Setup of v11:
// alu_top
module alu_top (
    input             clk,
    input      [7:0]  a,
    input      [7:0]  b,
    input      [3:0]  sel,
    output reg [15:0] out
);
make LEC_CHECK=0 ABC_AREA=0 CAP_MARGIN=0 CELL_PAD_IN_SITES_DETAIL_PLACEMENT=2 CELL_PAD_IN_SITES_GLOBAL_PLACEMENT=2 CORE_ASPECT_RATIO=0.86 CORE_MARGIN=6 CORE_UTILIZATION=70 CTS_CLUSTER_DIAMETER=335 GPL_ROUTABILITY_DRIVEN=0 GPL_TIMING_DRIVEN=1 HOLD_SLACK_MARGIN=0.28 PLACE_DENSITY=0.53 SETUP_SLACK_MARGIN=5.0 SLEW_MARGIN=40 TNS_END_PERCENT=45 finish   # period 45.0 ns
run.sh (not shown) runs the stock make flow with config.mk's settings and CLKGATE_MAP_FILE=.
v11: GPL-0301 in 3_1_place_gp_skip_io -> run aborted
### v11 -> v38
==> flow/config.mk <==
export PLATFORM = sky130hd
export DESIGN_NAME = alu_top
export DESIGN_NICKNAME = alu_top
export VERILOG_FILES = /design/flow/design.v
export SDC_FILE = /design/flow/constraint.sdc
export NUM_CORES = 4
export LEC_CHECK = 0
export ABC_AREA = 1
export CAP_MARGIN = 0
export CELL_PAD_IN_SITES_GLOBAL_PLACEMENT = 0
export CORE_ASPECT_RATIO = 0.86
export CORE_MARGIN = 2
export CORE_UTILIZATION = 26
export CTS_CLUSTER_DIAMETER = 335
export GPL_ROUTABILITY_DRIVEN = 0
export PLACE_DENSITY_LB_ADDON = 0.1
export SLEW_MARGIN = 40
export TNS_END_PERCENT = 60
==> flow/constraint.sdc <==
create_clock -name core_clock -period 19.3 [get_ports {clk}]
set_input_delay 3.8600 -clock core_clock [delete_from_list [all_inputs] [get_ports {clk}]]
set_output_delay 3.8600 -clock core_clock [all_outputs]
set_load 0.01 [all_outputs]
--- outcome ---
Of v11 and v38, only v11 never reached the final stage. v11: aborted in 3_1_place_gp_skip_io (tool error). Of v38 and v11, it is v38 that has the higher vertical extent of the die. Re simple-gate share of the synthesized area: v11 was lower than v38. v11 → v38: post-synthesis share of cell area spent on and-or and or-and gates now smaller; number of instances in the synthesized netlist now larger. Summary — initial standard-cell utilization of the core, v38 relative to v11: lower, by 46 points. Status: synthesis area per yosys parity (v11, v38). Taking v11 as the reference, in v38 area fraction in full adders, half adders and majority gates held steady, mux contribution to synthesized area shrank by 4.5 points, per-instance average area after synthesis down about 14%.
### v38 -> v51
diff --git a/flow/config.mk b/flow/config.mk
--- a/flow/config.mk
+++ b/flow/config.mk
@@ -9,10 +9,13 @@
 export CAP_MARGIN = 0
-export CELL_PAD_IN_SITES_GLOBAL_PLACEMENT = 0
+export CELL_PAD_IN_SITES_DETAIL_PLACEMENT = 2
+export CELL_PAD_IN_SITES_GLOBAL_PLACEMENT = 2
 export CORE_ASPECT_RATIO = 0.86
 export CORE_MARGIN = 2
-export CORE_UTILIZATION = 26
+export CORE_UTILIZATION = 70
 export CTS_CLUSTER_DIAMETER = 335
 export GPL_ROUTABILITY_DRIVEN = 0
-export PLACE_DENSITY_LB_ADDON = 0.1
+export GPL_TIMING_DRIVEN = 1
+export HOLD_SLACK_MARGIN = 0.28
+export PLACE_DENSITY = 0.53
 export SLEW_MARGIN = 40
-export TNS_END_PERCENT = 60
+export TNS_END_PERCENT = 45
==> flow/constraint.sdc <==
create_clock -name core_clock -period 45.0 [get_ports {clk}]
set_input_delay 9.0000 -clock core_clock [delete_from_list [all_inputs] [get_ports {clk}]]
set_output_delay 9.0000 -clock core_clock [all_outputs]
set_load 0.01 [all_outputs]
## What came out
Comparing v38 with v51, the count of library flops with an enable pin came out essentially unchanged. Delta (v51 minus v38): share of the synthesized netlist area taken by xor and xnor gates level; width of the die now sits lower; total cell area reported by yosys after synthesis has remained practically unchanged; placeable core region now smaller. The flow ended early for v51: it failed with a tool error in 3_1_place_gp_skip_io. Going from v38 to v51, the die height was found to have gone down by 73 um. | count of standard-cell rows | higher: v38 |. Between v38 and v51, the flow reports die outline area decreasing by more than half. Re synthesized area: no difference whatsoever between v51 and v38.
Modified inputs, v40 compared to v51
==> flow/config.mk <==
export PLATFORM = sky130hd
export DESIGN_NAME = alu_top
export DESIGN_NICKNAME = alu_top
export VERILOG_FILES = /design/flow/design.v
export SDC_FILE = /design/flow/constraint.sdc
export NUM_CORES = 4
export LEC_CHECK = 0
export ABC_AREA = 1
export CAP_MARGIN = 20
export CORE_MARGIN = 2
export CORE_UTILIZATION = 67
export PLACE_DENSITY_LB_ADDON = 0.3
export SLEW_MARGIN = 20
==> flow/constraint.sdc <==
create_clock -name core_clock -period 32.0 [get_ports {clk}]
set_input_delay 6.4000 -clock core_clock [delete_from_list [all_inputs] [get_ports {clk}]]
set_output_delay 6.4000 -clock core_clock [all_outputs]
set_load 0.01 [all_outputs]
==> comparison <==
v40 | status: complete | timing, DRC, antenna: pass
Diff v51 -> v40: die width -6.9 um, chip area went up, area after synthesis saw little to no change, count of standard-cell rows rose by 9.8%, cell count after synthesis barely changed.
v51 -> v40: xor and xnor fraction of the mapped netlist area delta 0, exact match

* * *

== exp/nickel ==
alu_top again, from the RTL that the note above started with.
Settings: LEC_CHECK=0, CAP_MARGIN=20, CELL_PAD_IN_SITES_GLOBAL_PLACEMENT=3, CORE_ASPECT_RATIO=0.79, CORE_MARGIN=2, CORE_UTILIZATION=40, CTS_CLUSTER_DIAMETER=393, CTS_CLUSTER_SIZE=100, PLACE_DENSITY=0.43, SETUP_SLACK_MARGIN=2.94, SLEW_MARGIN=40, TNS_END_PERCENT=10; clock period 19.3 ns.
Status exp/nickel: flow complete, layout not clean - setup timing
Inputs modified between exp/nickel and exp/cedar:
- CTS_CLUSTER_DIAMETER: 393 -> unset
- GPL_TIMING_DRIVEN: unset -> 0
- CAP_MARGIN: 20 -> 15
- PLACE_DENSITY_LB_ADDON: unset -> 0.1
- TNS_END_PERCENT: 10 -> 5
- PLACE_DENSITY: 0.43 -> unset
- CTS_CLUSTER_SIZE: 100 -> unset
- CORE_UTILIZATION: 40 -> 33
Notes after the runs:
[flow] exp/cedar | stages: complete | final checks: fail | reason: setup timing
In exp/nickel the implementation completed, yet the final layout does not meet the checks, the culprit being setup timing.
Against exp/nickel, exp/cedar comes in 7.4 points higher on fraction of the cycle the final worst path needs.
exp/cedar reports its startpoint of the worst setup timing path as b_q[5] while exp/nickel reports b_q[6].
Flop-to-flop setup slack, exp/cedar and exp/nickel: smaller value in exp/cedar
exp/nickel reports its capture point of the worst path as out[1] while exp/cedar reports out[11].
[compare] base=exp/nickel new=exp/cedar: wire length closely matched the old numbers, number of instances in the placed design decreased by 308 relative to the old numbers, clock-cell share of area closely matched the old numbers.
Relative to exp/cedar, the following input files were edited for exp/delta:
- SLEW_MARGIN: 40 -> 20
- GPL_TIMING_DRIVEN: 0 -> unset
- CORE_ASPECT_RATIO: 0.79 -> unset
- SETUP_SLACK_MARGIN: 2.94 -> unset
- TNS_END_PERCENT: 5 -> unset
- CAP_MARGIN: 15 -> 20
- PLACE_DENSITY_LB_ADDON: 0.1 -> unset
- CORE_UTILIZATION: 33 -> 68
- CELL_PAD_IN_SITES_GLOBAL_PLACEMENT: 3 -> unset
- the clock period (ns, I/O delays scaled along): 19.3 -> 34.3
Results
- Between exp/cedar and exp/delta, the flow reports final area decreasing by more than 10%.
- Between exp/cedar and exp/delta, the cell count went down.
- Between exp/cedar and exp/delta, floorplan core area decreased.
- Initial antenna violation count: exp/cedar vs exp/delta identical
- exp/delta finished end to end and its layout was clean on timing, DRC and antenna.
- Between exp/delta and exp/cedar, sequential share of layout area is higher for exp/delta, exp/cedar comes in under that.
- In exp/delta, relative area change from synthesis to final layout is lower than in exp/cedar.
For exp/tundra, these inputs were changed with respect to exp/delta:
- CORE_UTILIZATION: 68 -> 40
- the clock period (ns, I/O delays scaled along): 34.3 -> 30.6
Findings:
Final critical-path share of the clock period (lower): exp/delta. Fmax | exp/tundra vs exp/delta | exp/tundra faster. The capture point of the worst path comes out out[11] in one run and out[2] in the other, namely in exp/delta and exp/tundra respectively. Largest net degree at the start of global routing across exp/delta and exp/tundra: no real change. The routability-driven placement congestion ratio of exp/tundra falls short of that of exp/delta by about 6.6%. Between exp/delta and exp/tundra, the multi-input gate share of the layout cell area is lower for exp/tundra. On final critical-path required period, the lower figure sits with exp/tundra, not exp/delta. Final wirelength on exp/tundra is up relative to exp/delta. Overall die height (higher): exp/tundra.
